==> flow/design.v <==
`timescale 1ns / 1ps
module stages_rotation #(parameter data_width=16,angle_width=16,cordic_steps=16,stage_number=1)(
    input clk,
    input nreset,
    input enable,
    input signed [data_width-1:0] x_vec_in,
    input signed [data_width-1:0] y_vec_in,
    input signed [angle_width-1:0]angle_in,
    input signed [angle_width-1:0]target_angle,
    output signed [data_width-1:0] x_vec_out,
    output signed [data_width-1:0] y_vec_out,
    output reg signed [angle_width-1:0]angle_out,
    output reg signed [angle_width-1:0]target_angle_out,
    output reg done
    );
    wire signed [angle_width-1:0] atan [cordic_steps-1:0];
    assign atan[0] = 20'h02000; 
    assign atan[1] = 20'h012E4;
    assign atan[2] = 20'h009FB;
    assign atan[3] = 20'h00511;
    assign atan[4] = 20'h0028B;
    assign atan[5] = 20'h00145;
    assign atan[6] = 20'h000A2;
    assign atan[7] = 20'h00051;
    assign atan[8] = 20'h00028;
    assign atan[9] = 20'h00014;
    assign atan[10] = 20'h0000A;
    assign atan[11] = 20'h00005;
    assign atan[12] = 20'h00002;
    assign atan[13] = 20'h00001;
    assign atan[14] = 20'h00000;
    assign atan[15] = 20'h00000;
    reg signed [data_width-1:0]x_temp_out,y_temp_out;
    assign x_vec_out = x_temp_out;
    assign y_vec_out = y_temp_out;
    always @(posedge clk) begin
        if (~nreset) begin
            x_temp_out <= $signed({data_width{1'b0}});
            y_temp_out <= $signed({data_width{1'b0}});
				angle_out <= 0;
            done <= 1'b0;
        end
        else begin
            if (enable) begin
                if ($signed(target_angle) <= $signed(angle_in)) begin
                    x_temp_out <= x_vec_in + (y_vec_in>>>(stage_number-1));
                    y_temp_out <= y_vec_in - (x_vec_in>>>(stage_number-1));
                    angle_out <= angle_in - atan[stage_number-1];
                end
                else begin
                    x_temp_out <= x_vec_in - (y_vec_in>>>(stage_number-1));
                    y_temp_out <= y_vec_in + (x_vec_in>>>(stage_number-1));
                    angle_out <= angle_in + atan[(stage_number-1)];
                end
                target_angle_out <= target_angle;
                done <= 1'b1;
            end
            else begin
                x_temp_out <= $signed({data_width{1'b0}});
                y_temp_out <= $signed({data_width{1'b0}});
					 angle_out <= 0;
                done <= 1'b0;
            end
        end
    end
endmodule
`timescale 1ns / 1ps
module cordic_rotation_top#(parameter data_width=16,cordic_steps=16,angle_width=20)(
    input clk,
    input nreset,
    input enable,
    input signed [data_width-1:0] x_vec_in,
    input signed [data_width-1:0] y_vec_in,
    input [angle_width-1:0] target_angle,
    output wire signed  [data_width-1:0] x_vec_out,
    output wire signed  [data_width-1:0] y_vec_out,
    output reg done
    );
    wire signed [data_width-1:0] x [0:cordic_steps-1];
    wire signed [data_width-1:0] y [0:cordic_steps-1];
    wire signed [angle_width-1:0] angle_stages [0:cordic_steps-1];
    wire [1:cordic_steps] status;
	 reg signed [data_width-1+16:0] temp_x_vec_out,temp_y_vec_out;
	 wire done_last_stage;
	 reg signed [data_width-1:0] temp_x_vec_in,temp_y_vec_in;
	 reg [angle_width-1:0]temp_t_ang;
	 wire signed [angle_width-1:0] temp_target_angle [0:cordic_steps-1];
	 reg temp_enable;
	 always @(posedge clk) begin
		if(~nreset) begin
			temp_x_vec_in <= {data_width{1'b0}};
			temp_y_vec_in <= {data_width{1'b0}};
			temp_t_ang <= {angle_width{1'b0}};
			temp_enable <= 1'b0;
		end
		else begin
			if (enable) begin
				temp_enable <= 1'b1;				
				if ($signed(target_angle)>=$signed(20'h04000)) begin
				    if ($signed(target_angle)>=$signed(20'h08000)) begin
				        if ($signed(target_angle)>=$signed(20'h0C000)) begin
				            temp_x_vec_in <= x_vec_in;
                            temp_y_vec_in <= y_vec_in;
                            temp_t_ang <= $signed(target_angle) - $signed(20'h10000);
   				        end
				        else begin
				            temp_x_vec_in <= -x_vec_in;
                            temp_y_vec_in <= -y_vec_in;
                            temp_t_ang <= $signed(target_angle) - $signed(20'h08000);
				        end
				    end
				    else begin
                        temp_x_vec_in <= -x_vec_in;
                        temp_y_vec_in <= -y_vec_in;
                        temp_t_ang <= $signed(target_angle) - $signed(20'h08000);
  				    end
				end
                else if ($signed(target_angle)<=$signed(-20'h04000)) begin
                    if ($signed(target_angle)<=$signed(-20'h08000)) begin
                        if ($signed(target_angle)<=$signed(-20'h0C000)) begin
				            temp_x_vec_in <= x_vec_in;
                            temp_y_vec_in <= y_vec_in;
                            temp_t_ang <= $signed(target_angle) + $signed(20'h10000);
                        end
                        else begin
				            temp_x_vec_in <= -x_vec_in;
                            temp_y_vec_in <= -y_vec_in;
                            temp_t_ang <= $signed(target_angle) + $signed(20'h08000);
                        end
                    end
                    else begin
                        temp_x_vec_in <= -x_vec_in;
                        temp_y_vec_in <= -y_vec_in;
                        temp_t_ang <= $signed(target_angle) + $signed(20'h08000);
                    end
                end
				else begin
					temp_x_vec_in <= x_vec_in;
					temp_y_vec_in <= y_vec_in;
					temp_t_ang <= $signed(target_angle);
				end
			end
			else begin
				temp_enable <= 1'b0;
				temp_x_vec_in <= {data_width{1'b0}};
				temp_y_vec_in <= {data_width{1'b0}};
				temp_t_ang <= {angle_width{1'b0}};
			end
		end
	 end
    assign status[1] = temp_enable;
    assign x[0] = temp_x_vec_in;
    assign y[0] = temp_y_vec_in;
    assign angle_stages[0] = {angle_width{1'b0}};
    assign temp_target_angle[0] = temp_t_ang;
    genvar i;
    generate
        for (i=1;i<cordic_steps-1;i=i+1) begin:gen_rotation
            stages_rotation #(
                .data_width(data_width),
                .angle_width(angle_width),
                .cordic_steps(cordic_steps),
                .stage_number(i)
                )
            first(
                .clk(clk),
                .nreset(nreset),
                .enable(status[i]),
                .x_vec_in(x[i-1]),
                .y_vec_in(y[i-1]),
                .angle_in(angle_stages[i-1]),
                .target_angle(temp_target_angle[i-1]),
                .x_vec_out(x[i]),
                .y_vec_out(y[i]),
                .angle_out(angle_stages[i]),
                .target_angle_out(temp_target_angle[i]),
                .done(status[i+1])
                );
        end
    endgenerate
    stages_rotation #(
        .data_width(data_width),
        .angle_width(angle_width),
        .cordic_steps(cordic_steps),
        .stage_number(cordic_steps-1)
        )
    last(
        .clk(clk),
        .nreset(nreset),
        .enable(status[cordic_steps-1]),
        .x_vec_in(x[cordic_steps-2]),
        .y_vec_in(y[cordic_steps-2]),
        .angle_in(angle_stages[cordic_steps-2]),
        .target_angle(temp_target_angle[cordic_steps-2]),
        .x_vec_out(x[cordic_steps-1]),
        .y_vec_out(y[cordic_steps-1]),
        .angle_out(angle_stages[cordic_steps-1]),
        .target_angle_out(temp_target_angle[cordic_steps-1]),
        .done(done_last_stage)
        );
    reg counter;
	assign x_vec_out = temp_x_vec_out[data_width+7:8];
	assign y_vec_out = temp_y_vec_out[data_width+7:8];
	 always @(posedge clk) begin
        if (~nreset) begin
            done <= 1'b0;
        end
        else begin
            done <= done_last_stage;
            if (done_last_stage) begin
                    temp_x_vec_out <= $signed(x[cordic_steps-1])*$signed(16'b0000000010011011);
                    temp_y_vec_out <= $signed(y[cordic_steps-1])*$signed(16'b0000000010011011);
            end
        end
    end
endmodule
==> flow/run.sh <==
#!/bin/bash
# the make line also repeats each setting of config.mk as NAME=value (left out here)
make -C /OpenROAD-flow-scripts/flow DESIGN_CONFIG=/design/flow/config.mk WORK_HOME=/design/flow/orfs CLKGATE_MAP_FILE= finish
==> flow/config.mk <==
export PLATFORM = sky130hd
export DESIGN_NAME = cordic_rotation_top
export DESIGN_NICKNAME = cordic_rotation_top
export VERILOG_FILES = /design/flow/design.v
export SDC_FILE = /design/flow/constraint.sdc
export NUM_CORES = 4
export LEC_CHECK = 0
export ABC_AREA = 1
export CAP_MARGIN = 20
export CORE_ASPECT_RATIO = 0.5
export CORE_MARGIN = 2
export CORE_UTILIZATION = 72
export CTS_CLUSTER_DIAMETER = 267
export CTS_CLUSTER_SIZE = 100
export PLACE_DENSITY = 0.41
export SETUP_SLACK_MARGIN = 0.88
export SLEW_MARGIN = 20
export TNS_END_PERCENT = 5
==> flow/constraint.sdc <==
create_clock -name core_clock -period 3.26 [get_ports {clk}]
set_input_delay 0.6520 -clock core_clock [delete_from_list [all_inputs] [get_ports {clk}]]
set_output_delay 0.6520 -clock core_clock [all_outputs]
set_load 0.01 [all_outputs]
==> results of run 1 <==
## repair_timing
| item | 4_1_cts |
|---|---|
| setup endpoints to repair | 710 |
| gates cloned | 1 |
| hold buffers | 0 |
| pin swaps | 192 |
| setup buffers | 146 |
| resized | 430 |
## routing by layer
layer / GRT overflow / track usage [%]
met4: 109 / 79.0
met3: 21 / 72.2
met1: 19 / 77.3
met5: 3 / 55.6
met2: 191 / 96.1
## through the flow
step	util, %	instance area [um2]	total power [W]
after floorplan	-	77600	0.0163
after global placement	90.7	95400	0.0174
after detailed placement	90.7	95400	0.0175
after CTS	93.9	98700	0.0221
==> results.rst, run 1 <==
Physical design figures
=======================

.. list-table::
   :header-rows: 1

   * - Metric
     - Value
   * - Result of the run
     - stopped before the end
   * - Stage reached
     - global routing
   * - First error message
     - [ERROR GRT-0232] Routing congestion too high. Check the congestion heatmap in the GUI.
   * - Die Wd
     - 465 um
   * - Max H-tree Level
     - 1
   * - DIE AREA
     - 109000 um2
   * - Area leader, netlist
     - sky130_fd_sc_hd__dfxtp_1
   * - Post-place setup slack
     - -1.30 ns
   * - Number of register bits inferred by synthesis
     - 1109
   * - Placed instance count
     - 13300
   * - Largest cells by area after synthesis
     - sky130_fd_sc_hd__dfxtp_1, sky130_fd_sc_hd__ha_1, sky130_fd_sc_hd__edfxtp_1
   * - Final weighted congestion in routability-driven placement
     - 0.981
   * - Instance tally after logic synthesis
     - 9814
   * - Most used flip-flop cell after synthesis
     - sky130_fd_sc_hd__dfxtp_1
   * - Total CTS buffers
     - 15
   * - Synthesized-area fraction occupied by ao, oa, aoi and oai cells
     - 18.8%
   * - Remaining global-route overflow
     - 343
   * - Number of I/O pins
     - 88
   * - Syn Nets
     - 11100
   * - Clock tree sinks
     - 1109
   * - Main logic family after synthesis
     - adder cells
   * - Area of the placeable core
     - 105000 um2
   * - Total half-perimeter wirelength after legalization and detailed placement
     - 178000 um
   * - Cell area after technology mapping
     - 76500 um2
   * - Number of input and output port buffers inserted
     - 87
   * - Root buf cell
     - sky130_fd_sc_hd__clkbuf_16
   * - Synth cell count leaders
     - sky130_fd_sc_hd__inv_1, sky130_fd_sc_hd__nand2_1, sky130_fd_sc_hd__a21oi_1
   * - Post-synthesis adder-cell area fraction
     - 21.0%
   * - Post-synthesis sequential area ratio
     - 33.1%
   * - Area share of the leading cell type in the synthesized netlist
     - 20.9%
   * - Area figure in the yosys stat output
     - 76500 um2
   * - Mux share
     - 0%
   * - Simple logic cell fraction of the synthesized area
     - 15.3%
   * - Worst-case clock buffer depth
     - 3
   * - Number of enable flip-flop cells
     - 312
   * - Number of rows created at floorplan
     - 84
   * - FFs w/ async S/R, synth
     - 0%
   * - Most popular library cell in the synthesized design by count
     - sky130_fd_sc_hd__inv_1
   * - Synthesized area per cell
     - 7.80 um2
   * - Die height
     - 234 um
   * - Unique cell types
     - 60
   * - Number of cells in Yosys stat
     - 9814
   * - Synth warn
     - 16
   * - Core utilization at floorplan
     - 72.7%
   * - Xor-xnor portion of the synthesized cell area
     - 3.15%
   * - Total routing resource utilization after global routing
     - 81.0%
==> run 2: changes to the inputs <==
Settings changed: ABC_AREA 1 to default, CORE_ASPECT_RATIO 0.5 to default, CORE_UTILIZATION 72 to 71, CTS_CLUSTER_DIAMETER 267 to default, CTS_CLUSTER_SIZE 100 to 92, PLACE_DENSITY 0.41 to 0.95, SETUP_SLACK_MARGIN 0.88 to 1.55, TNS_END_PERCENT 5 to default.
Clock period 3.26 ns to 5.37 ns, I/O delays scaled along.
==> results.rst, run 2 <==
Physical design figures
=======================

.. list-table::
   :header-rows: 1

   * - Metric
     - Value
   * - Result of the run
     - stopped before the end
   * - Stage reached
     - global routing
   * - First error message
     - [ERROR GRT-0232] Routing congestion too high. Check the congestion heatmap in the GUI.
   * - Final weighted congestion in routability-driven placement
     - 0.939 (-4.3%)
   * - Total routing resource utilization after global routing
     - 95.8%
   * - Mux share
     - 0.995% (+1.0 points)
   * - Number of enable flip-flop cells
     - 312 (unchanged)
   * - Area figure in the yosys stat output
     - 73800 um2 (-3.5%)
   * - Clock tree sinks
     - 1109 (unchanged)
   * - Synthesized area per cell
     - 9.10 um2 (+17%)
   * - Largest cells by area after synthesis
     - sky130_fd_sc_hd__dfxtp_1, sky130_fd_sc_hd__ha_1, sky130_fd_sc_hd__edfxtp_1
   * - Die Wd
     - 326 um (-30%)
   * - Synth cell count leaders
     - sky130_fd_sc_hd__ha_1, sky130_fd_sc_hd__nor2_1, sky130_fd_sc_hd__dfxtp_1
   * - Area leader, netlist
     - sky130_fd_sc_hd__dfxtp_1
   * - Synthesized-area fraction occupied by ao, oa, aoi and oai cells
     - 14.6% (-4.2 points)
   * - Number of cells in Yosys stat
     - 8108 (-17%)
   * - Number of I/O pins
     - 88 (unchanged)
   * - Area of the placeable core
     - 103000 um2 (-1.8%)
   * - Synth warn
     - 16 (unchanged)
   * - Cell area after technology mapping
     - 73800 um2 (-3.5%)
   * - Xor-xnor portion of the synthesized cell area
     - 8.82% (+5.7 points)
   * - Area share of the leading cell type in the synthesized netlist
     - 21.6% (+0.76 points)
   * - Main logic family after synthesis
     - adder cells
   * - Most used flip-flop cell after synthesis
     - sky130_fd_sc_hd__dfxtp_1
   * - Number of rows created at floorplan
     - 118 (+40%)
   * - Max H-tree Level
     - 3 (+2)
   * - Unique cell types
     - 88 (+47%)
   * - Number of input and output port buffers inserted
     - 87 (unchanged)
   * - Total half-perimeter wirelength after legalization and detailed placement
     - 141000 um (-21%)
   * - Syn Nets
     - 9371 (-15%)
   * - Simple logic cell fraction of the synthesized area
     - 14.6% (-0.63 points)
   * - Worst-case clock buffer depth
     - 3 (unchanged)
   * - Standard cell area after detailed placement
     - 77500 um2 (-19%)
   * - Post-synthesis adder-cell area fraction
     - 21.8% (+0.85 points)
   * - Most popular library cell in the synthesized design by count
     - sky130_fd_sc_hd__ha_1
   * - FFs w/ async S/R, synth
     - 0% (unchanged)
   * - Root buf cell
     - sky130_fd_sc_hd__clkbuf_16
   * - Remaining global-route overflow
     - 6477
   * - Instance tally after logic synthesis
     - 8108 (-17%)
   * - Post-synthesis sequential area ratio
     - 34.3% (+1.2 points)
   * - Total CTS buffers
     - 113 (+98)
   * - Core utilization at floorplan
     - 71.4% (-1.3 points)
   * - DIE AREA
     - 107000 um2 (-2.3%)
   * - Number of register bits inferred by synthesis
     - 1109 (unchanged)
   * - Die height
     - 326 um (+39%)
run 2: through the flow:
| step | cells | setup slack, ns |
|---|---|---|
| 2_1_floorplan | 8108 | 0.367 |
| 3_3_place_gp | 9494 | 0.177 |
| 4_1_cts | 9949 | 0.273 |
| 3_5_place_dp | 9494 | -0.342 |
run 2: layer usage:
| layer | overflow | GRT usage, % |
|---|---|---|
| met1 | 202 | 86.1 |
| met2 | 4459 | 116 |
| met4 | 1586 | 105 |
| met3 | 214 | 82.6 |
| met5 | 16 | 67.4 |
run 2: what timing repair did:
| item | CTS |
|---|---|
| cloned | 7 |
| pin swaps | 243 |
| setup endpoints to repair | 516 |
| gates resized | 369 |
| hold buffers | 0 |
| hold endpoints to repair | 0 |
| buffers inserted | 232 |
==> run 3: changes to the inputs <==
Settings changed: CAP_MARGIN 20 to 25, CELL_PAD_IN_SITES_GLOBAL_PLACEMENT from default to 2, CORE_ASPECT_RATIO from default to 1.87, CORE_MARGIN 2 to 7, CORE_UTILIZATION 71 to 59, CTS_CLUSTER_DIAMETER from default to 252, CTS_CLUSTER_SIZE 92 to default, GPL_ROUTABILITY_DRIVEN from default to 1, GPL_TIMING_DRIVEN from default to 0, HOLD_SLACK_MARGIN from default to 0.12, MAX_ROUTING_LAYER from default to met4, MIN_ROUTING_LAYER from default to met2, PLACE_DENSITY 0.95 to default, PLACE_DENSITY_LB_ADDON from default to 0.21, SETUP_SLACK_MARGIN 1.55 to default, SLEW_MARGIN 20 to 35, TNS_END_PERCENT from default to 5.
Clock period 5.37 ns to 7.32 ns, I/O delays scaled along.
==> results.rst, run 3 <==
Physical design figures
=======================

.. list-table::
   :header-rows: 1

   * - Metric
     - Value
   * - Synthesized-area fraction occupied by ao, oa, aoi and oai cells
     - 14.6% (unchanged)
   * - Post-synthesis sequential area ratio
     - 34.3% (unchanged)
   * - Area figure in the yosys stat output
     - 73800 um2 (unchanged)
   * - Number of rows created at floorplan
     - 177 (+50%)
   * - Number of enable flip-flop cells
     - 312 (unchanged)
   * - Main logic family after synthesis
     - adder cells
   * - Instance tally after logic synthesis
     - 8108 (unchanged)
   * - Stage reached
     - global placement without I/O
   * - Area of the placeable core
     - 124000 um2 (+20%)
   * - Result of the run
     - stopped before the end
   * - Cell area after technology mapping
     - 73800 um2 (unchanged)
   * - Largest cells by area after synthesis
     - sky130_fd_sc_hd__dfxtp_1, sky130_fd_sc_hd__ha_1, sky130_fd_sc_hd__edfxtp_1
   * - Post-synthesis adder-cell area fraction
     - 21.8% (unchanged)
   * - DIE AREA
     - 136000 um2 (+27%)
   * - Synth cell count leaders
     - sky130_fd_sc_hd__ha_1, sky130_fd_sc_hd__nor2_1, sky130_fd_sc_hd__dfxtp_1
   * - Area share of the leading cell type in the synthesized netlist
     - 21.6% (unchanged)
   * - FFs w/ async S/R, synth
     - 0% (unchanged)
   * - Mux share
     - 0.995% (unchanged)
   * - Syn Nets
     - 9371 (unchanged)
   * - Xor-xnor portion of the synthesized cell area
     - 8.82% (unchanged)
   * - Area leader, netlist
     - sky130_fd_sc_hd__dfxtp_1
   * - Simple logic cell fraction of the synthesized area
     - 14.6% (unchanged)
   * - First error message
     - [ERROR FLW-0024] Place density exceeds 1.0 (current PLACE_DENSITY_LB_ADDON =  0.21). Please check if the value of  PLACE_DENSITY_LB_ADDON is between 0 and 0.99.
   * - Synthesized area per cell
     - 9.10 um2 (unchanged)
   * - Number of cells in Yosys stat
     - 8108 (unchanged)
   * - Number of register bits inferred by synthesis
     - 1109 (unchanged)
   * - Die Wd
     - 273 um (-16%)
   * - Core utilization at floorplan
     - 59.4% (-12 points)
   * - Unique cell types
     - 88 (unchanged)
   * - Most used flip-flop cell after synthesis
     - sky130_fd_sc_hd__dfxtp_1
   * - Most popular library cell in the synthesized design by count
     - sky130_fd_sc_hd__ha_1
   * - Synth warn
     - 16 (unchanged)
   * - Die height
     - 498 um (+52%)
==> run 4: changes to the inputs <==
Settings changed: CELL_PAD_IN_SITES_DETAIL_PLACEMENT from default to 1, HOLD_SLACK_MARGIN 0.12 to default, MAX_ROUTING_LAYER met4 to met5.
==> results.rst, run 4 <==
Physical design figures
=======================

.. list-table::
   :header-rows: 1

   * - Metric
     - Value
   * - Synthesized-area fraction occupied by ao, oa, aoi and oai cells
     - 14.6% (unchanged)
   * - Synthesized area per cell
     - 9.10 um2 (unchanged)
   * - Number of register bits inferred by synthesis
     - 1109 (unchanged)
   * - Instance tally after logic synthesis
     - 8108 (unchanged)
   * - Post-synthesis sequential area ratio
     - 34.3% (unchanged)
   * - Main logic family after synthesis
     - adder cells
   * - DIE AREA
     - 136000 um2 (unchanged)
   * - Core utilization at floorplan
     - 59.4% (unchanged)
   * - Largest cells by area after synthesis
     - sky130_fd_sc_hd__dfxtp_1, sky130_fd_sc_hd__ha_1, sky130_fd_sc_hd__edfxtp_1
   * - Synth cell count leaders
     - sky130_fd_sc_hd__ha_1, sky130_fd_sc_hd__nor2_1, sky130_fd_sc_hd__dfxtp_1
   * - Number of rows created at floorplan
     - 177 (unchanged)
   * - First error message
     - [ERROR FLW-0024] Place density exceeds 1.0 (current PLACE_DENSITY_LB_ADDON =  0.21). Please check if the value of  PLACE_DENSITY_LB_ADDON is between 0 and 0.99.
   * - Post-synthesis adder-cell area fraction
     - 21.8% (unchanged)
   * - Simple logic cell fraction of the synthesized area
     - 14.6% (unchanged)
   * - Xor-xnor portion of the synthesized cell area
     - 8.82% (unchanged)
   * - Stage reached
     - global placement without I/O
   * - Mux share
     - 0.995% (unchanged)
   * - Number of cells in Yosys stat
     - 8108 (unchanged)
   * - Most popular library cell in the synthesized design by count
     - sky130_fd_sc_hd__ha_1
   * - Cell area after technology mapping
     - 73800 um2 (unchanged)
   * - Number of enable flip-flop cells
     - 312 (unchanged)
   * - Synth warn
     - 16 (unchanged)
   * - Area leader, netlist
     - sky130_fd_sc_hd__dfxtp_1
   * - Syn Nets
     - 9371 (unchanged)
   * - Die Wd
     - 273 um (unchanged)
   * - FFs w/ async S/R, synth
     - 0% (unchanged)
   * - Die height
     - 498 um (unchanged)
   * - Area share of the leading cell type in the synthesized netlist
     - 21.6% (unchanged)
   * - Area of the placeable core
     - 124000 um2 (unchanged)
   * - Most used flip-flop cell after synthesis
     - sky130_fd_sc_hd__dfxtp_1
   * - Result of the run
     - stopped before the end
   * - Area figure in the yosys stat output
     - 73800 um2 (unchanged)
   * - Unique cell types
     - 88 (unchanged)
==> run 5: changes to the inputs <==
Settings changed: ABC_AREA from default to 1, CAP_MARGIN 25 to 5, CELL_PAD_IN_SITES_DETAIL_PLACEMENT 1 to default, CELL_PAD_IN_SITES_GLOBAL_PLACEMENT 2 to default, CORE_ASPECT_RATIO 1.87 to default, CORE_MARGIN 7 to 2, CORE_UTILIZATION 59 to 72, CTS_CLUSTER_DIAMETER 252 to 99, CTS_CLUSTER_SIZE from default to 21, GPL_ROUTABILITY_DRIVEN 1 to 0, GPL_TIMING_DRIVEN 0 to 1, HOLD_SLACK_MARGIN from default to -0.0, MIN_ROUTING_LAYER met2 to met1, PLACE_DENSITY_LB_ADDON 0.21 to 0.11, TNS_END_PERCENT 5 to 100.
Clock period 7.32 ns to 4.13 ns, I/O delays scaled along.
==> results.rst, run 5 <==
Physical design figures
=======================

.. list-table::
   :header-rows: 1

   * - Metric
     - Value
   * - Total routing resource utilization after global routing
     - 81.1%
   * - Area figure in the yosys stat output
     - 76500 um2 (+3.6%)
   * - Number of I/O pins
     - 88
   * - DIE AREA
     - 109000 um2 (-20%)
   * - Number of input and output port buffers inserted
     - 87
   * - Synth warn
     - 16 (unchanged)
   * - Die height
     - 330 um (-34%)
   * - Number of cells in Yosys stat
     - 9814 (+21%)
   * - Instance tally after logic synthesis
     - 9814 (+21%)
   * - Clock tree sinks
     - 1109
   * - Max H-tree Level
     - 2
   * - Area leader, netlist
     - sky130_fd_sc_hd__dfxtp_1
   * - Cell area after technology mapping
     - 76500 um2 (+3.6%)
   * - Mux share
     - 0% (-1.0 points)
   * - Xor-xnor portion of the synthesized cell area
     - 3.15% (-5.7 points)
   * - Syn Nets
     - 11100 (+18%)
   * - Total CTS buffers
     - 59
   * - FFs w/ async S/R, synth
     - 0% (unchanged)
   * - Unique cell types
     - 60 (-32%)
   * - Root buf cell
     - sky130_fd_sc_hd__clkbuf_16
   * - Number of rows created at floorplan
     - 119 (-33%)
   * - Synth cell count leaders
     - sky130_fd_sc_hd__inv_1, sky130_fd_sc_hd__nand2_1, sky130_fd_sc_hd__a21oi_1
   * - Worst-case clock buffer depth
     - 3
   * - Number of enable flip-flop cells
     - 312 (unchanged)
   * - Total half-perimeter wirelength after legalization and detailed placement
     - 178000 um
   * - Simple logic cell fraction of the synthesized area
     - 15.3% (+0.63 points)
   * - Most popular library cell in the synthesized design by count
     - sky130_fd_sc_hd__inv_1
   * - Post-synthesis sequential area ratio
     - 33.1% (-1.2 points)
   * - Core utilization at floorplan
     - 72.7% (+13 points)
   * - Synthesized area per cell
     - 7.80 um2 (-14%)
   * - Area of the placeable core
     - 105000 um2 (-15%)
   * - Area share of the leading cell type in the synthesized netlist
     - 20.9% (-0.76 points)
   * - Stage reached
     - global routing
   * - Synthesized-area fraction occupied by ao, oa, aoi and oai cells
     - 18.8% (+4.2 points)
   * - Number of register bits inferred by synthesis
     - 1109 (unchanged)
   * - Most used flip-flop cell after synthesis
     - sky130_fd_sc_hd__dfxtp_1
   * - Result of the run
     - stopped before the end
   * - Main logic family after synthesis
     - adder cells
   * - Remaining global-route overflow
     - 337
   * - Largest cells by area after synthesis
     - sky130_fd_sc_hd__dfxtp_1, sky130_fd_sc_hd__ha_1, sky130_fd_sc_hd__edfxtp_1
   * - Die Wd
     - 330 um (+21%)
   * - Post-synthesis adder-cell area fraction
     - 21.0% (-0.85 points)
   * - First error message
     - [ERROR GRT-0232] Routing congestion too high. Check the congestion heatmap in the GUI.
[run 5: what timing repair did]
action                                  in CTS
pin swaps                                  123
hold buffers                                 0
setup buffers                              113
gates resized                              373
cloned                                       1
endpoints found under the setup margin     222
[run 5: layer usage]
layer | track usage, % | overflow
met1 | 79.5 | 7
met4 | 80.9 | 143
met5 | 50.9 | 2
met3 | 70.1 | 38
met2 | 94.4 | 147
[run 5: per-stage QoR]
| step | utilization [%] | setup slack, ns | cells | instance area [um2] | setup TNS, ns |
|---|---|---|---|---|---|
| 2_1_floorplan | - | -0.0271 | 9814 | 76600 | -0.0398 |
| 3_3_place_gp | 82.2 | -0.333 | 12200 | 86500 | -7.49 |
| 3_5_place_dp | 82.2 | -0.579 | 12200 | 86500 | -35.85 |
| 4_1_cts | 85.8 | -0.125 | 12400 | 90300 | -0.453 |
==> run 6: changes to the inputs <==
Settings changed: ABC_AREA 1 to default, CAP_MARGIN 5 to 25, CELL_PAD_IN_SITES_GLOBAL_PLACEMENT from default to 2, CORE_ASPECT_RATIO from default to 1.4, CORE_MARGIN 2 to 7, CORE_UTILIZATION 72 to 59, CTS_CLUSTER_DIAMETER 99 to 252, CTS_CLUSTER_SIZE 21 to default, GPL_ROUTABILITY_DRIVEN 0 to 1, GPL_TIMING_DRIVEN 1 to 0, HOLD_SLACK_MARGIN -0.0 to 0.12, MAX_ROUTING_LAYER met5 to met4, PLACE_DENSITY_LB_ADDON 0.11 to 0.13, TNS_END_PERCENT 100 to 5.
Clock period 4.13 ns to 7.32 ns, I/O delays scaled along.
==> results.rst, run 6 <==
Physical design figures
=======================

.. list-table::
   :header-rows: 1

   * - Metric
     - Value
   * - Die Wd
     - 313 um (-5.2%)
   * - Xor-xnor portion of the synthesized cell area
     - 8.82% (+5.7 points)
   * - Syn Nets
     - 9371 (-15%)
   * - First error message
     - [ERROR FLW-0024] Place density exceeds 1.0 (current PLACE_DENSITY_LB_ADDON =  0.13). Please check if the value of  PLACE_DENSITY_LB_ADDON is between 0 and 0.99.
   * - Core utilization at floorplan
     - 59.4% (-13 points)
   * - Area share of the leading cell type in the synthesized netlist
     - 21.6% (+0.76 points)
   * - Number of enable flip-flop cells
     - 312 (unchanged)
   * - Die height
     - 433 um (+31%)
   * - Post-synthesis sequential area ratio
     - 34.3% (+1.2 points)
   * - DIE AREA
     - 135000 um2 (+24%)
   * - Unique cell types
     - 88 (+47%)
   * - Synth warn
     - 16 (unchanged)
   * - Area of the placeable core
     - 124000 um2 (+18%)
   * - Area leader, netlist
     - sky130_fd_sc_hd__dfxtp_1
   * - Most popular library cell in the synthesized design by count
     - sky130_fd_sc_hd__ha_1
   * - Synth cell count leaders
     - sky130_fd_sc_hd__ha_1, sky130_fd_sc_hd__nor2_1, sky130_fd_sc_hd__dfxtp_1
   * - Number of rows created at floorplan
     - 153 (+29%)
   * - FFs w/ async S/R, synth
     - 0% (unchanged)
   * - Synthesized-area fraction occupied by ao, oa, aoi and oai cells
     - 14.6% (-4.2 points)
   * - Stage reached
     - global placement without I/O
   * - Instance tally after logic synthesis
     - 8108 (-17%)
   * - Result of the run
     - stopped before the end
   * - Number of register bits inferred by synthesis
     - 1109 (unchanged)
   * - Cell area after technology mapping
     - 73800 um2 (-3.5%)
   * - Number of cells in Yosys stat
     - 8108 (-17%)
   * - Largest cells by area after synthesis
     - sky130_fd_sc_hd__dfxtp_1, sky130_fd_sc_hd__ha_1, sky130_fd_sc_hd__edfxtp_1
   * - Mux share
     - 0.995% (+1.0 points)
   * - Synthesized area per cell
     - 9.10 um2 (+17%)
   * - Most used flip-flop cell after synthesis
     - sky130_fd_sc_hd__dfxtp_1
   * - Area figure in the yosys stat output
     - 73800 um2 (-3.5%)
   * - Post-synthesis adder-cell area fraction
     - 21.8% (+0.85 points)
   * - Main logic family after synthesis
     - adder cells
   * - Simple logic cell fraction of the synthesized area
     - 14.6% (-0.63 points)
==> run 7: changes to the inputs <==
Settings changed: ABC_AREA from default to 0, CELL_PAD_IN_SITES_GLOBAL_PLACEMENT 2 to default, CORE_ASPECT_RATIO 1.4 to default, CORE_MARGIN 7 to 2, CORE_UTILIZATION 59 to 72, CTS_CLUSTER_DIAMETER 252 to 347, CTS_CLUSTER_SIZE from default to 21, GPL_ROUTABILITY_DRIVEN 1 to 0, GPL_TIMING_DRIVEN 0 to 1, HOLD_SLACK_MARGIN 0.12 to -0.0, MAX_ROUTING_LAYER met4 to met5, PLACE_DENSITY_LB_ADDON 0.13 to 0.11, SETUP_SLACK_MARGIN from default to 1.38, TNS_END_PERCENT 5 to 55.
Clock period 7.32 ns to 4.81 ns, I/O delays scaled along.
==> results.rst, run 7 <==
Physical design figures
=======================

.. list-table::
   :header-rows: 1

   * - Metric
     - Value
   * - Xor-xnor portion of the synthesized cell area
     - 8.82% (unchanged)
   * - Worst-case clock buffer depth
     - 3
   * - DIE AREA
     - 105000 um2 (-22%)
   * - Main logic family after synthesis
     - adder cells
   * - Syn Nets
     - 9371 (unchanged)
   * - Number of cells in Yosys stat
     - 8108 (unchanged)
   * - Post-synthesis adder-cell area fraction
     - 21.8% (unchanged)
   * - Unique cell types
     - 88 (unchanged)
   * - Number of register bits inferred by synthesis
     - 1109 (unchanged)
   * - Die height
     - 324 um (-25%)
   * - Total half-perimeter wirelength after legalization and detailed placement
     - 139000 um
   * - Synth warn
     - 16 (unchanged)
   * - Area share of the leading cell type in the synthesized netlist
     - 21.6% (unchanged)
   * - Mux share
     - 0.995% (unchanged)
   * - Simple logic cell fraction of the synthesized area
     - 14.6% (unchanged)
   * - Number of I/O pins
     - 88
   * - Root buf cell
     - sky130_fd_sc_hd__clkbuf_16
   * - Placed instance count
     - 9942
   * - Synthesized area per cell
     - 9.10 um2 (unchanged)
   * - First error message
     - [ERROR GRT-0232] Routing congestion too high. Check the congestion heatmap in the GUI.
   * - Instance tally after logic synthesis
     - 8108 (unchanged)
   * - Total routing resource utilization after global routing
     - 102%
   * - Number of input and output port buffers inserted
     - 87
   * - Cell area after technology mapping
     - 73800 um2 (unchanged)
   * - Synth cell count leaders
     - sky130_fd_sc_hd__ha_1, sky130_fd_sc_hd__nor2_1, sky130_fd_sc_hd__dfxtp_1
   * - Total CTS buffers
     - 58
   * - Largest cells by area after synthesis
     - sky130_fd_sc_hd__dfxtp_1, sky130_fd_sc_hd__ha_1, sky130_fd_sc_hd__edfxtp_1
   * - Die Wd
     - 324 um (+3.6%)
   * - Area of the placeable core
     - 102000 um2 (-18%)
   * - Core utilization at floorplan
     - 72.5% (+13 points)
   * - Synthesized-area fraction occupied by ao, oa, aoi and oai cells
     - 14.6% (unchanged)
   * - Area figure in the yosys stat output
     - 73800 um2 (unchanged)
   * - Post-synthesis sequential area ratio
     - 34.3% (unchanged)
   * - Result of the run
     - stopped before the end
   * - Most popular library cell in the synthesized design by count
     - sky130_fd_sc_hd__ha_1
   * - Stage reached
     - global routing
   * - Remaining global-route overflow
     - 7497
   * - Number of hold buffers added after cts
     - 0
   * - Most used flip-flop cell after synthesis
     - sky130_fd_sc_hd__dfxtp_1
   * - Number of enable flip-flop cells
     - 312 (unchanged)
   * - Clock tree sinks
     - 1109
   * - Area leader, netlist
     - sky130_fd_sc_hd__dfxtp_1
   * - FFs w/ async S/R, synth
     - 0% (unchanged)
   * - Number of rows created at floorplan
     - 117 (-24%)
   * - Max H-tree Level
     - 2
run 7: what timing repair did:
item	in CTS
pin swaps	646
resized	743
endpoints found under the setup margin	591
cloned	4
setup buffers	589
run 7: through the flow:
stage	worst slack [ns]	hold slack (ns)	instance area, um2
after floorplan	-0.193	0.408	75300
after detailed placement	-0.376	0.416	81200
after CTS	-0.131	0.437	90600
after global placement	-0.149	0.413	81200
run 7: layer usage:
metal,GRT overflow,global-route usage [%]
met5,35,69.9
met4,1644,114
met3,296,84.6
met2,5245,124
met1,277,91.2
==> run 8: changes to the inputs <==
Settings changed: ABC_AREA 0 to default, CORE_ASPECT_RATIO from default to 1.4, CORE_MARGIN 2 to 9, CORE_UTILIZATION 72 to 59, CTS_CLUSTER_DIAMETER 347 to 58, CTS_CLUSTER_SIZE 21 to default, GPL_TIMING_DRIVEN 1 to 0, MAX_ROUTING_LAYER met5 to met4, PLACE_DENSITY_LB_ADDON 0.11 to 0.1, SETUP_SLACK_MARGIN 1.38 to default, TNS_END_PERCENT 55 to 30.
Clock period 4.81 ns to 7.32 ns, I/O delays scaled along.
==> results.rst, run 8 <==
Flow metrics
------------

.. list-table::
   :header-rows: 1

   * - Metric
     - Value
   * - Buffer and inverter count on the worst path
     - 2
   * - Number of rows created at floorplan
     - 153 (+31%)
   * - Comb power
     - 0.00114 W
   * - Number of input and output port buffers inserted
     - 85 (-2.3%)
   * - Instance tally after logic synthesis
     - 8108 (unchanged)
   * - Number of cells in Yosys stat
     - 8108 (unchanged)
   * - Leakage
     - 36.3 nW
   * - Final worst setup slack
     - 0.315 ns
   * - Critical register-to-register path startpoint
     - gen_rotation[11].first.target_angle_out[5]$_DFFE_PP_
   * - TritonCTS clock tree
     - built
   * - Area of all placed cells without fillers
     - 81000 um2
   * - Shortest period the worst path allows
     - 7.00 ns
   * - Mux share
     - 0.995% (unchanged)
   * - Root buf cell
     - sky130_fd_sc_hd__clkbuf_16
   * - Int Pwr
     - 0.0105 W
   * - Core utilization at floorplan
     - 59.4% (-13 points)
   * - Family with the most delay on the worst path
     - AND-OR/OR-AND gates
   * - Total half-perimeter wirelength after legalization and detailed placement
     - 147000 um (+5.4%)
   * - Critical path capture point type
     - flop
   * - Switching part of the total power
     - 24.1%
   * - Non-filler instance count after layout
     - 10000
   * - Maximum number of pins on one net before global-route repair
     - 33
   * - Clock Power Share
     - 45.6%
   * - Area of combinational cells with multiple inputs
     - 45000 um2
   * - Number of vias in the routed layout
     - 57300
   * - Max-cap violations
     - 0
   * - Critical setup path kind
     - reg -> reg
   * - CP startpoint kind
     - flop
   * - Synthesis-to-finish area growth
     - 9.69%
   * - Post-place setup slack
     - 0.107 ns (+0.484 ns)
   * - Most popular library cell in the synthesized design by count
     - sky130_fd_sc_hd__ha_1
   * - Total routing resource utilization after global routing
     - 26.4%
   * - Capture instance of the worst register-to-register path
     - gen_rotation[12].first.x_temp_out[15]$_SDFF_PN0_
   * - Number of detailed-route iterations in the first pass
     - 10
   * - Placed instance count
     - 9826 (-1.2%)
   * - Worst EP arrival
     - 7.62 ns
   * - Synth cell count leaders
     - sky130_fd_sc_hd__ha_1, sky130_fd_sc_hd__nor2_1, sky130_fd_sc_hd__dfxtp_1
   * - Main logic family after synthesis
     - adder cells
   * - NetSw
     - 0.00332 W
   * - Worst Hold Class
     - reg -> reg
   * - # nets final
     - 9579
   * - Area taken by flip-flops and latches
     - 25300 um2
   * - Synthesized area per cell
     - 9.10 um2 (unchanged)
   * - Final worst path period share
     - 95.7%
   * - Minimum setup slack among reg-to-reg paths
     - 0.32 ns
   * - Clock-pin slew on the worst setup and hold paths
     - 0.06 ns
   * - Cell mode on critical path
     - sky130_fd_sc_hd__a21o_1
   * - Cell Pwr Density
     - 170 nW/um2
   * - Setup Skew
     - 0.0208 ns
   * - Via count of the first global-routing pass
     - 57700
   * - Xor-xnor portion of the synthesized cell area
     - 8.82% (unchanged)
   * - Number of I/O pins
     - 88 (unchanged)
   * - Setup-violating endpoint count in the final report
     - 0
   * - Area figure in the yosys stat output
     - 73800 um2 (unchanged)
   * - Proportion of power drawn by flip-flops and latches
     - 46.1%
   * - Maximum net fanout on the critical path
     - 11
   * - Total CTS buffers
     - 114 (+97%)
   * - Number of DRC violations after detailed-routing iteration 0
     - 3014
   * - Area leader, netlist
     - sky130_fd_sc_hd__dfxtp_1
   * - Power group with the largest share
     - registers
   * - Synthesized-area fraction occupied by ao, oa, aoi and oai cells
     - 14.6% (unchanged)
   * - Max stage delay cell, worst path
     - sky130_fd_sc_hd__a211oi_2
   * - Worst path max stage delay
     - 0.72 ns
   * - Largest cells by area after synthesis
     - sky130_fd_sc_hd__dfxtp_1, sky130_fd_sc_hd__ha_1, sky130_fd_sc_hd__edfxtp_1
   * - Most used flip-flop cell after synthesis
     - sky130_fd_sc_hd__dfxtp_1
   * - End point of the most critical hold path
     - gen_rotation[1].first.target_angle_out[0]$_DFFE_PP_
   * - Share of total power in combinational logic
     - 8.3%
   * - Transition time at the pin with the least slew margin
     - 0.911 ns
   * - Die Wd
     - 317 um (-2.2%)
   * - Remaining global-route overflow
     - 0
   * - Antenna violations before repair
     - 1
   * - Number of enable flip-flop cells
     - 312 (unchanged)
   * - Crit path from
     - gen_rotation[11].first.target_angle_out[5]$_DFFE_PP_
   * - Final Power
     - 0.0138 W
   * - Max H-tree Level
     - 3 (+1)
   * - Hold Violations, Final
     - 0
   * - Cell area after technology mapping
     - 73800 um2 (unchanged)
   * - Worst setup path endpoint
     - gen_rotation[12].first.x_temp_out[15]$_SDFF_PN0_
   * - Fillers
     - 10400
   * - Worst slew slack as a fraction of its limit
     - 39.3%
   * - Die height
     - 437 um (+35%)
   * - Core Util, Final
     - 65.2%
   * - Post-CTS repair timing setup buffer count
     - 0 (-100%)
   * - Worst-case clock buffer depth
     - 3 (unchanged)
   * - Depth of the worst register-to-register path
     - 25
   * - Area of the placeable core
     - 124000 um2 (+22%)
   * - Later-pin clock latency in the skew report
     - 0.75 ns
   * - DIE AREA
     - 138000 um2 (+32%)
   * - Result of the run
     - no timing/DRC/antenna violations
   * - Clock tree sinks
     - 1109 (unchanged)
   * - Routed length per placed instance
     - 18.0 um
   * - Simple logic cell fraction of the synthesized area
     - 14.6% (unchanged)
   * - Standard cell area after detailed placement
     - 76800 um2 (-5.4%)
   * - Post-synthesis sequential area ratio
     - 34.3% (unchanged)
   * - Crit path required time
     - 7.93 ns
   * - Syn Nets
     - 9371 (unchanged)
   * - Number of slew-limit violations in the final report
     - 0
   * - Seq pwr
     - 0.00636 W
   * - Post-synthesis adder-cell area fraction
     - 21.8% (unchanged)
   * - FFs w/ async S/R, synth
     - 0% (unchanged)
   * - Via density
     - 5.70
   * - Drt drc
     - 0
   * - Achievable clock frequency
     - 0.143 GHz
   * - Synth warn
     - 16 (unchanged)
   * - Wire length reported by the detailed router
     - 181000 um
   * - Startpoint of the worst hold path
     - temp_t_ang[0]$_SDFF_PN0_
   * - Count of nets left with antenna violations after detail routing
     - 0
   * - Number of OpenROAD warnings
     - 70
   * - Clock network power
     - 0.00628 W
   * - Number of register bits inferred by synthesis
     - 1109 (unchanged)
   * - Wire length of the first global-routing pass
     - 290000 um
   * - RSZ-0062 raised after global routing
     - no
   * - Max IR drop VDD
     - 0.180 mV
   * - Area share of the leading cell type in the synthesized netlist
     - 21.6% (unchanged)
   * - Unique cell types
     - 88 (unchanged)
   * - Worst hold path cell count
     - 0
   * - Number of cells on the critical path
     - 25
==> run 8: layout make-up <==
class,instances,area share [%]
sequential,1109,31.3
tap,1627,2.51
inverter,773,3.59
multi-input combinational,6063,55.6
clock buffer,143,3.99
timing repair buffer,91,1.15
buffer,163,0.787
clock inverter,74,1.08
timing repair inverter,1,0.00618
antenna,1,0.00309
==> run 8: stage by stage <==
stage | hold WS (ns) | TNS (ns)
after floorplan | 0.408 | 0
after global placement | 0.416 | -0.424
after detailed placement | 0.419 | 0
after CTS | 0.433 | 0
after global routing | 0.446 | 0
final | 0.432 | 0
==> run 8: layer usage <==
| metal | up-vias | track usage [%] | share of wire, % |
|---|---|---|---|
| met3 | 475 | 2.63 | 3.3 |
| met5 | - | - | 0 |
| met2 | 1131 | 48.9 | 53 |
| li1 | 28600 | - | - |
| met4 | 0 | 13.0 | 5.3 |
| met1 | 27100 | 27.6 | 39 |
==> run 8: what timing repair did <==
item / 4_1_cts / 5_1_grt
resized: 0 / 11
hold endpoints to repair: 0 / 0
setup endpoints to repair: 0 / 11
hold buffers: 0 / 0
==> run 9: changes to the inputs <==
Settings changed: CAP_MARGIN 25 to 30, CELL_PAD_IN_SITES_GLOBAL_PLACEMENT from default to 2, CORE_ASPECT_RATIO 1.4 to 0.68, CORE_MARGIN 9 to 8, CORE_UTILIZATION 59 to 23, CTS_CLUSTER_DIAMETER 58 to default, CTS_CLUSTER_SIZE from default to 100, HOLD_SLACK_MARGIN -0.0 to 0.15, MAX_ROUTING_LAYER met4 to met5, MIN_ROUTING_LAYER met1 to met2, PLACE_DENSITY_LB_ADDON 0.1 to 0.07, SETUP_SLACK_MARGIN from default to 0.7, SLEW_MARGIN 35 to 20, TNS_END_PERCENT 30 to default.
Clock period 7.32 ns to 6.0 ns, I/O delays scaled along.
==> results.rst, run 9 <==
Flow metrics
------------

.. list-table::
   :header-rows: 1

   * - Metric
     - Value
   * - Clock Power Share
     - 49.6% (+4.0 points)
   * - Result of the run
     - no timing/DRC/antenna violations
   * - Clock-pin slew on the worst setup and hold paths
     - 0.06 ns (about the same)
   * - Startpoint of the worst hold path
     - temp_t_ang[3]$_SDFF_PN0_
   * - Worst slew slack as a fraction of its limit
     - 29.0% (-10 points)
   * - Summed negative setup slack over all endpoints
     - 0 ns (unchanged)
   * - Post-Route Hold Slack
     - 0.436 ns (+0.00394 ns)
   * - Area of all placed cells without fillers
     - 93600 um2 (+16%)
   * - Later-pin clock latency in the skew report
     - 0.87 ns (+0.12 ns)
   * - Most popular library cell in the synthesized design by count
     - sky130_fd_sc_hd__ha_1
   * - Worst path max stage delay
     - 0.48 ns (-0.24 ns)
   * - Number of register bits inferred by synthesis
     - 1109 (unchanged)
   * - Via density
     - 6.33 (+11%)
   * - CP startpoint kind
     - flop
   * - Total half-perimeter wirelength after legalization and detailed placement
     - 228000 um (+55%)
   * - # nets final
     - 10100 (+5.2%)
   * - Main logic family after synthesis
     - adder cells
   * - Cell mode on critical path
     - sky130_fd_sc_hd__a21oi_1
   * - Core utilization at floorplan
     - 23.1% (-36 points)
   * - Total CTS buffers
     - 147 (+29%)
   * - Crit path from
     - gen_rotation[12].first.target_angle_out[16]$_DFFE_PP_
   * - Comb power
     - 0.00183 W (+61%)
   * - NetSw
     - 0.00509 W (+53%)
   * - CP Cell Sequence
     - ha_1, nand4_1, nor4_2, a21bo_2, and3_1, o21ai_4, buf_12, buf_4, ha_1, a21o_1, a21oi_1, o21bai_1, a21oi_1, o21bai_1, a21oi_1, o21ai_1, o41ai_2, o21ai_1, o41ai_2, xnor2_1, nor2_1
   * - Synth cell count leaders
     - sky130_fd_sc_hd__ha_1, sky130_fd_sc_hd__nor2_1, sky130_fd_sc_hd__dfxtp_1
   * - Total routing resource utilization after global routing
     - 24.9% (-1.6 points)
   * - Antenna violations before repair
     - 3 (+2)
   * - Die height
     - 483 um (+11%)
   * - Area share of the leading cell type in the synthesized netlist
     - 21.6% (unchanged)
   * - Cell Pwr Density
     - 203 nW/um2 (+19%)
   * - Hold Violations, Final
     - 0 (unchanged)
   * - Worst setup path endpoint
     - gen_rotation[13].first.angle_out[19]$_SDFF_PN0_
   * - Worst EP arrival
     - 6.29 ns (-1.33 ns)
   * - Post-synthesis adder-cell area fraction
     - 21.8% (unchanged)
   * - Number of cells in Yosys stat
     - 8108 (unchanged)
   * - Post-place setup slack
     - -1.82 ns (-1.93 ns)
   * - Most used flip-flop cell after synthesis
     - sky130_fd_sc_hd__dfxtp_1
   * - Setup-violating endpoint count in the final report
     - 0 (unchanged)
   * - Maximum number of pins on one net before global-route repair
     - 28 (-15%)
   * - RSZ-0062 raised after global routing
     - yes
   * - Critical path capture point type
     - flop
   * - End point of the most critical hold path
     - gen_rotation[1].first.target_angle_out[3]$_DFFE_PP_
   * - Shortest period the worst path allows
     - 5.55 ns (-1.45 ns)
   * - Minimum setup slack among reg-to-reg paths
     - 0.45 ns (+0.13 ns)
   * - Root buf cell
     - sky130_fd_sc_hd__clkbuf_16
   * - Largest cells by area after synthesis
     - sky130_fd_sc_hd__dfxtp_1, sky130_fd_sc_hd__ha_1, sky130_fd_sc_hd__edfxtp_1
   * - Wire length of the first global-routing pass
     - 416000 um (+44%)
   * - Syn Nets
     - 9371 (unchanged)
   * - Number of vias in the routed layout
     - 83600 (+46%)
   * - Xor-xnor portion of the synthesized cell area
     - 8.82% (unchanged)
   * - Unique cell types
     - 88 (unchanged)
   * - Proportion of power drawn by flip-flops and latches
     - 40.8% (-5.3 points)
   * - Number of OpenROAD warnings
     - 73 (+4.3%)
   * - DIE AREA
     - 340000 um2 (+150%)
   * - Final worst setup slack
     - 0.450 ns (+0.134 ns)
   * - Int Pwr
     - 0.0140 W (+33%)
   * - Cell area after technology mapping
     - 73800 um2 (unchanged)
   * - Standard cell area after detailed placement
     - 80500 um2 (+4.8%)
   * - Worst-case clock buffer depth
     - 4 (+1)
   * - Remaining global-route overflow
     - 0 (unchanged)
   * - Number of rows created at floorplan
     - 171 (+12%)
   * - Synthesis-to-finish area growth
     - 26.9%
   * - Share of total power in combinational logic
     - 9.6% (+1.3 points)
   * - Number of slew-limit violations in the final report
     - 0 (unchanged)
   * - Number of I/O pins
     - 88 (unchanged)
   * - Leakage
     - 40.6 nW (+12%)
   * - Number of enable flip-flop cells
     - 312 (unchanged)
   * - Critical register-to-register path startpoint
     - gen_rotation[12].first.target_angle_out[16]$_DFFE_PP_
   * - Mux share
     - 0.995% (unchanged)
   * - Instance tally after logic synthesis
     - 8108 (unchanged)
   * - Number of cells on the critical path
     - 21 (-16%)
   * - Family with the most delay on the worst path
     - AND-OR/OR-AND gates
   * - Simple logic cell fraction of the synthesized area
     - 14.6% (unchanged)
   * - Achievable clock frequency
     - 0.180 GHz (+26%)
   * - Routed length per placed instance
     - 22.1 um (+23%)
   * - Max-cap violations
     - 0 (unchanged)
   * - Synth warn
     - 16 (unchanged)
   * - Count of nets left with antenna violations after detail routing
     - 0 (unchanged)
   * - Max H-tree Level
     - 4 (+1)
   * - Number of input and output port buffers inserted
     - 85 (unchanged)
   * - Final worst path period share
     - 92.5% (-3.2 points)
   * - Capture instance of the worst register-to-register path
     - gen_rotation[13].first.angle_out[19]$_SDFF_PN0_
   * - Setup Skew
     - 0.0376 ns (+0.0168 ns)
   * - Worst Hold Class
     - reg -> reg
   * - Area of the placeable core
     - 319000 um2 (+160%)
   * - Drt drc
     - 0 (unchanged)
   * - Clock network power
     - 0.00945 W (+50%)
   * - Synthesized-area fraction occupied by ao, oa, aoi and oai cells
     - 14.6% (unchanged)
   * - Transition time at the pin with the least slew margin
     - 1.06 ns (+0.150 ns)
   * - Die Wd
     - 703 um (+120%)
   * - Crit path required time
     - 6.74 ns (-1.19 ns)
   * - Switching part of the total power
     - 26.7% (+2.7 points)
   * - Fillers
     - 33700 (+230%)
   * - Power group with the largest share
     - the clock network
   * - Number of DRC violations after detailed-routing iteration 0
     - 6714 (+120%)
   * - Via count of the first global-routing pass
     - 96800 (+68%)
   * - Max IR drop VDD
     - 0.155 mV (-14%)
   * - Synthesized area per cell
     - 9.10 um2 (unchanged)
   * - Critical setup path kind
     - reg -> reg
   * - Max stage delay cell, worst path
     - sky130_fd_sc_hd__edfxtp_1
   * - Clock tree sinks
     - 1109 (unchanged)
   * - Area leader, netlist
     - sky130_fd_sc_hd__dfxtp_1
   * - Depth of the worst register-to-register path
     - 21 (-16%)
   * - Seq pwr
     - 0.00777 W (+22%)
   * - Buffer and inverter count on the worst path
     - 2 (unchanged)
   * - FFs w/ async S/R, synth
     - 0% (unchanged)
   * - Post-synthesis sequential area ratio
     - 34.3% (unchanged)
   * - Number of detailed-route iterations in the first pass
     - 8 (-2)
   * - TritonCTS clock tree
     - built
   * - Core Util, Final
     - 29.3% (-36 points)
   * - Maximum net fanout on the critical path
     - 12 (+1)
   * - Wire length reported by the detailed router
     - 292000 um (+61%)
   * - Worst hold path cell count
     - 0 (unchanged)
   * - Area figure in the yosys stat output
     - 73800 um2 (unchanged)
run 9: area by class of cell:
| type | instances | area, um2 | share of cell area, % |
|---|---|---|---|
| buffer | 163 | 1110 | 1.19 |
| tap | 4238 | 5300 | 5.66 |
| clock inverter | 63 | 706 | 0.754 |
| antenna | 40 | 100 | 0.107 |
| clock buffer | 195 | 4230 | 4.52 |
| inverter | 773 | 3010 | 3.21 |
| timing repair buffer | 555 | 4920 | 5.25 |
| multi-input combinational | 6064 | 48800 | 52.1 |
| timing repair inverter | 2 | 16.3 | 0.0174 |
| sequential | 1109 | 25400 | 27.2 |
run 9: metrics by stage:
stage,cells,total power [W]
after CTS,13000,0.0190
after floorplan,8108,0.00896
after detailed placement,12500,0.00946
after global routing,13200,0.0197
final,13200,0.0190
after global placement,12400,0.00946
run 9: repair_timing:
item | 4_1_cts | 5_1_grt
setup buffers | 267 | 154
pin swaps | 275 | 319
hold buffers | 0 | 0
gates cloned | 5 | 3
endpoints found under the setup margin | 422 | 274
resized | 653 | 475
run 9: routing by layer:
metal / up-vias / share of wire, % / global-route usage, %
met2: 23300 / 37 / 18.8
met1: 29700 / 0 / -
met3: 955 / 58 / 47.6
met5: - / 2.7 / 18.3
li1: 29400 / - / -
met4: 175 / 2.5 / 2.69
==> run 10: changes to the inputs <==
Settings changed: ABC_AREA from default to 1, CAP_MARGIN 30 to 20, CELL_PAD_IN_SITES_GLOBAL_PLACEMENT 2 to default, CORE_ASPECT_RATIO 0.68 to default, CORE_MARGIN 8 to 2, CORE_UTILIZATION 23 to 71, CTS_CLUSTER_DIAMETER from default to 28, CTS_CLUSTER_SIZE 100 to 18, GPL_ROUTABILITY_DRIVEN 0 to default, GPL_TIMING_DRIVEN 0 to default, HOLD_SLACK_MARGIN 0.15 to default, MAX_ROUTING_LAYER met5 to default, MIN_ROUTING_LAYER met2 to default, PLACE_DENSITY_LB_ADDON 0.07 to 0.27, SETUP_SLACK_MARGIN 0.7 to 1.23.
Clock period 6.0 ns to 4.87 ns, I/O delays scaled along.
==> results.rst, run 10 <==
Physical design figures
=======================

.. list-table::
   :header-rows: 1

   * - Metric
     - Value
   * - Result of the run
     - stopped before the end
   * - Stage reached
     - global routing
   * - First error message
     - [ERROR GRT-0232] Routing congestion too high. Check the congestion heatmap in the GUI.
   * - Number of I/O pins
     - 88 (unchanged)
   * - Xor-xnor portion of the synthesized cell area
     - 3.15% (-5.7 points)
   * - Area figure in the yosys stat output
     - 76500 um2 (+3.6%)
   * - Simple logic cell fraction of the synthesized area
     - 15.3% (+0.63 points)
   * - Synthesized-area fraction occupied by ao, oa, aoi and oai cells
     - 18.8% (+4.2 points)
   * - Total routing resource utilization after global routing
     - 61.5%
   * - Clock tree sinks
     - 1109 (unchanged)
   * - Area share of the leading cell type in the synthesized netlist
     - 20.9% (-0.76 points)
   * - Final weighted congestion in routability-driven placement
     - 0.993
   * - Mux share
     - 0% (-1.0 points)
   * - Main logic family after synthesis
     - adder cells
   * - Area of the placeable core
     - 107000 um2 (-67%)
   * - Number of register bits inferred by synthesis
     - 1109 (unchanged)
   * - Root buf cell
     - sky130_fd_sc_hd__clkbuf_16
   * - Total CTS buffers
     - 230 (+56%)
   * - Largest cells by area after synthesis
     - sky130_fd_sc_hd__dfxtp_1, sky130_fd_sc_hd__ha_1, sky130_fd_sc_hd__edfxtp_1
   * - Max H-tree Level
     - 4 (unchanged)
   * - Instance tally after logic synthesis
     - 9814 (+21%)
   * - Die height
     - 332 um (-31%)
   * - Synth cell count leaders
     - sky130_fd_sc_hd__inv_1, sky130_fd_sc_hd__nand2_1, sky130_fd_sc_hd__a21oi_1
   * - Cell area after technology mapping
     - 76500 um2 (+3.6%)
   * - Area leader, netlist
     - sky130_fd_sc_hd__dfxtp_1
   * - Synthesized area per cell
     - 7.80 um2 (-14%)
   * - Post-synthesis adder-cell area fraction
     - 21.0% (-0.85 points)
   * - Worst-case clock buffer depth
     - 3 (-1)
   * - Syn Nets
     - 11100 (+18%)
   * - FFs w/ async S/R, synth
     - 0% (unchanged)
   * - Number of hold buffers added after cts
     - 0 (unchanged)
   * - Synth warn
     - 16 (unchanged)
   * - Remaining global-route overflow
     - 72
   * - Number of enable flip-flop cells
     - 312 (unchanged)
   * - Most popular library cell in the synthesized design by count
     - sky130_fd_sc_hd__inv_1
   * - Core utilization at floorplan
     - 71.6% (+48 points)
   * - Most used flip-flop cell after synthesis
     - sky130_fd_sc_hd__dfxtp_1
   * - Unique cell types
     - 60 (-32%)
   * - Die Wd
     - 332 um (-53%)
   * - Number of cells in Yosys stat
     - 9814 (+21%)
   * - Post-synthesis sequential area ratio
     - 33.1% (-1.2 points)
   * - Placed instance count
     - 11300 (-9.7%)
   * - Number of input and output port buffers inserted
     - 87 (+2.4%)
   * - DIE AREA
     - 110000 um2 (-67%)
   * - Total half-perimeter wirelength after legalization and detailed placement
     - 170000 um (-25%)
   * - Number of rows created at floorplan
     - 120 (-30%)
run 10: through the flow:
step                      setup slack (ns)  cell area, um2  util, %
after floorplan                      0.950           77700        -
after global placement               0.249           80200     75.0
after detailed placement             0.190           80200     75.0
after CTS                            0.670           92200     86.2
run 10: layer usage:
layer | global-route usage [%] | GRT overflow
met5 | 21.2 | 0
met2 | 81.8 | 29
met3 | 40.6 | 2
met1 | 65.6 | 3
met4 | 50.7 | 38
run 10: what timing repair did:
| action | 4_1_cts |
|---|---|
| endpoints found under the setup margin | 490 |
| cloned | 9 |
| buffers inserted | 199 |
| resized | 499 |
| pin swaps | 185 |
==> run 11: changes to the inputs <==
Settings changed: ABC_AREA 1 to default, CORE_ASPECT_RATIO from default to 0.68, CORE_UTILIZATION 71 to 40, CTS_CLUSTER_DIAMETER 28 to default, CTS_CLUSTER_SIZE 18 to 27, GPL_TIMING_DRIVEN from default to 0, HOLD_SLACK_MARGIN from default to 0.16, MAX_ROUTING_LAYER from default to met5, PLACE_DENSITY_LB_ADDON 0.27 to default, SETUP_SLACK_MARGIN 1.23 to default.
Clock period 4.87 ns to 6.0 ns, I/O delays scaled along.
==> results.rst, run 11 <==
Flow metrics
------------

.. list-table::
   :header-rows: 1

   * - Metric
     - Value
   * - Result of the run
     - no timing/DRC/antenna violations
   * - Max-cap violations
     - 0
   * - Xor-xnor portion of the synthesized cell area
     - 8.82% (+5.7 points)
   * - Area leader, netlist
     - sky130_fd_sc_hd__dfxtp_1
   * - Core utilization at floorplan
     - 40.4% (-31 points)
   * - Final worst path period share
     - 95.6%
   * - Wire length of the first global-routing pass
     - 322000 um
   * - Synth warn
     - 16 (unchanged)
   * - Worst path max stage delay
     - 0.46 ns
   * - Depth of the worst register-to-register path
     - 26
   * - Total half-perimeter wirelength after legalization and detailed placement
     - 169000 um (-1.0%)
   * - Post-Route Hold Slack
     - 0.436 ns
   * - Worst hold path cell count
     - 0
   * - Capture instance of the worst register-to-register path
     - gen_rotation[10].first.x_temp_out[14]$_SDFF_PN0_
   * - Clock-pin slew on the worst setup and hold paths
     - 0.07 ns
   * - Area of all placed cells without fillers
     - 82800 um2
   * - Number of rows created at floorplan
     - 129 (+7.5%)
   * - Drt drc
     - 0
   * - Transition time at the pin with the least slew margin
     - 1.08 ns
   * - Number of cells in Yosys stat
     - 8108 (-17%)
   * - Die height
     - 358 um (+7.8%)
   * - Root buf cell
     - sky130_fd_sc_hd__clkbuf_16
   * - Startpoint of the worst hold path
     - temp_t_ang[19]$_SDFF_PN0_
   * - Number of enable flip-flop cells
     - 312 (unchanged)
   * - Final worst setup slack
     - 0.262 ns
   * - FFs w/ async S/R, synth
     - 0% (unchanged)
   * - Cell area after technology mapping
     - 73800 um2 (-3.5%)
   * - Standard cell area after detailed placement
     - 77900 um2 (-2.9%)
   * - Most used flip-flop cell after synthesis
     - sky130_fd_sc_hd__dfxtp_1
   * - Comb power
     - 0.00150 W
   * - Number of I/O pins
     - 88 (unchanged)
   * - Simple logic cell fraction of the synthesized area
     - 14.6% (-0.63 points)
   * - DIE AREA
     - 188000 um2 (+70%)
   * - Area of the placeable core
     - 183000 um2 (+71%)
   * - Maximum number of pins on one net before global-route repair
     - 27
   * - TritonCTS clock tree
     - built
   * - Post-synthesis adder-cell area fraction
     - 21.8% (+0.85 points)
   * - NetSw
     - 0.00422 W
   * - Antenna violations before repair
     - 11
   * - Max IR drop VDD
     - 0.226 mV
   * - Number of vias in the routed layout
     - 58200
   * - Critical path capture point type
     - flop
   * - Critical register-to-register path startpoint
     - gen_rotation[9].first.target_angle_out[5]$_DFFE_PP_
   * - Total CTS buffers
     - 112 (-51%)
   * - Wire length reported by the detailed router
     - 209000 um
   * - Synthesized-area fraction occupied by ao, oa, aoi and oai cells
     - 14.6% (-4.2 points)
   * - Max stage delay cell, worst path
     - sky130_fd_sc_hd__edfxtp_1
   * - End point of the most critical hold path
     - gen_rotation[1].first.target_angle_out[19]$_DFFE_PP_
   * - Number of detailed-route iterations in the first pass
     - 6
   * - Fillers
     - 17300
   * - Family with the most delay on the worst path
     - AND-OR/OR-AND gates
   * - Area figure in the yosys stat output
     - 73800 um2 (-3.5%)
   * - Final weighted congestion in routability-driven placement
     - 0.921 (-7.3%)
   * - Number of OpenROAD warnings
     - 71
   * - Seq pwr
     - 0.00776 W
   * - Number of slew-limit violations in the final report
     - 0
   * - Syn Nets
     - 9371 (-15%)
   * - Shortest period the worst path allows
     - 5.74 ns
   * - Hold Violations, Final
     - 0
   * - Post-place setup slack
     - -1.09 ns (-1.28 ns)
   * - Worst slew slack as a fraction of its limit
     - 28.2%
   * - Worst EP arrival
     - 6.37 ns
   * - Int Pwr
     - 0.0127 W
   * - Worst Hold Class
     - reg -> reg
   * - Achievable clock frequency
     - 0.174 GHz
   * - Cell mode on critical path
     - sky130_fd_sc_hd__a21o_1
   * - Clock network power
     - 0.00762 W
   * - Via density
     - 5.35
   * - Number of input and output port buffers inserted
     - 85 (-2.3%)
   * - Synthesized area per cell
     - 9.10 um2 (+17%)
   * - Synthesis-to-finish area growth
     - 12.2%
   * - # nets final
     - 9608
   * - Number of cells on the critical path
     - 26
   * - Proportion of power drawn by flip-flops and latches
     - 46.0%
   * - Crit path from
     - gen_rotation[9].first.target_angle_out[5]$_DFFE_PP_
   * - Routed length per placed instance
     - 19.2 um
   * - Clock tree sinks
     - 1109 (unchanged)
   * - Worst-case clock buffer depth
     - 3 (unchanged)
   * - Switching part of the total power
     - 25.0%
   * - Number of register bits inferred by synthesis
     - 1109 (unchanged)
   * - Cell Pwr Density
     - 204 nW/um2
   * - Max H-tree Level
     - 3 (-1)
   * - Unique cell types
     - 88 (+47%)
   * - Critical setup path kind
     - reg -> reg
   * - Clock Power Share
     - 45.1%
   * - CP startpoint kind
     - flop
   * - Worst setup path endpoint
     - gen_rotation[10].first.x_temp_out[14]$_SDFF_PN0_
   * - Power group with the largest share
     - registers
   * - Leakage
     - 36.8 nW
   * - Summed negative setup slack over all endpoints
     - 0 ns
   * - Number of hold buffers added after cts
     - 0 (unchanged)
   * - Setup Skew
     - 0.0329 ns
   * - Crit path required time
     - 6.63 ns
   * - Share of total power in combinational logic
     - 8.9%
   * - Total routing resource utilization after global routing
     - 21.9%
   * - Minimum setup slack among reg-to-reg paths
     - 0.26 ns
   * - Area share of the leading cell type in the synthesized netlist
     - 21.6% (+0.76 points)
   * - Largest cells by area after synthesis
     - sky130_fd_sc_hd__dfxtp_1, sky130_fd_sc_hd__ha_1, sky130_fd_sc_hd__edfxtp_1
   * - Setup-violating endpoint count in the final report
     - 0
   * - Later-pin clock latency in the skew report
     - 0.77 ns
   * - Most popular library cell in the synthesized design by count
     - sky130_fd_sc_hd__ha_1
   * - Main logic family after synthesis
     - adder cells
   * - Mux share
     - 0.995% (+1.0 points)
   * - Post-synthesis sequential area ratio
     - 34.3% (+1.2 points)
   * - Die Wd
     - 525 um (+58%)
   * - Synth cell count leaders
     - sky130_fd_sc_hd__ha_1, sky130_fd_sc_hd__nor2_1, sky130_fd_sc_hd__dfxtp_1
   * - Remaining global-route overflow
     - 0
   * - Maximum net fanout on the critical path
     - 10
   * - Count of nets left with antenna violations after detail routing
     - 0
   * - Number of DRC violations after detailed-routing iteration 0
     - 4968
   * - Via count of the first global-routing pass
     - 54800
   * - Instance tally after logic synthesis
     - 8108 (-17%)
   * - Buffer and inverter count on the worst path
     - 2
[run 11: repair_timing]
action                                  in CTS  in global routing
pin swaps                                    4                 16
endpoints found under the hold margin        0                  0
cloned                                       3                  0
resized                                     71                153
setup buffers                               14                 22
endpoints found under the setup margin     166                128
[run 11: cell type report]
| type | instances | area, um2 | share of cell area [%] |
|---|---|---|---|
| sequential | 1109 | 25300 | 30.6 |
| multi-input combinational | 6064 | 45600 | 55.0 |
| buffer | 154 | 699 | 0.844 |
| antenna | 1 | 2.50 | 0.00302 |
| timing repair buffer | 129 | 1240 | 1.50 |
| tap | 2423 | 3030 | 3.66 |
| clock inverter | 58 | 716 | 0.864 |
| timing repair inverter | 2 | 10.0 | 0.0121 |
| inverter | 773 | 2950 | 3.56 |
| clock buffer | 155 | 3310 | 3.99 |
[run 11: through the flow]
step	util, %	power (W)	std cells
finish	45.4	0.0169	10900
global route	45.4	0.0175	10900
CTS	45.0	0.0170	10800
detailed placement	42.6	0.00934	10600
global placement	42.6	0.00932	10600
floorplan	-	0.00896	8108
[run 11: layer usage]
layer | track usage [%] | share of wire [%]
met5 | 0 | 0.021
met1 | 37.8 | 57
met3 | 4.61 | 8.8
met2 | 26.4 | 33
met4 | 3.23 | 1.2
Power is estimated from default activity; no workload was simulated.
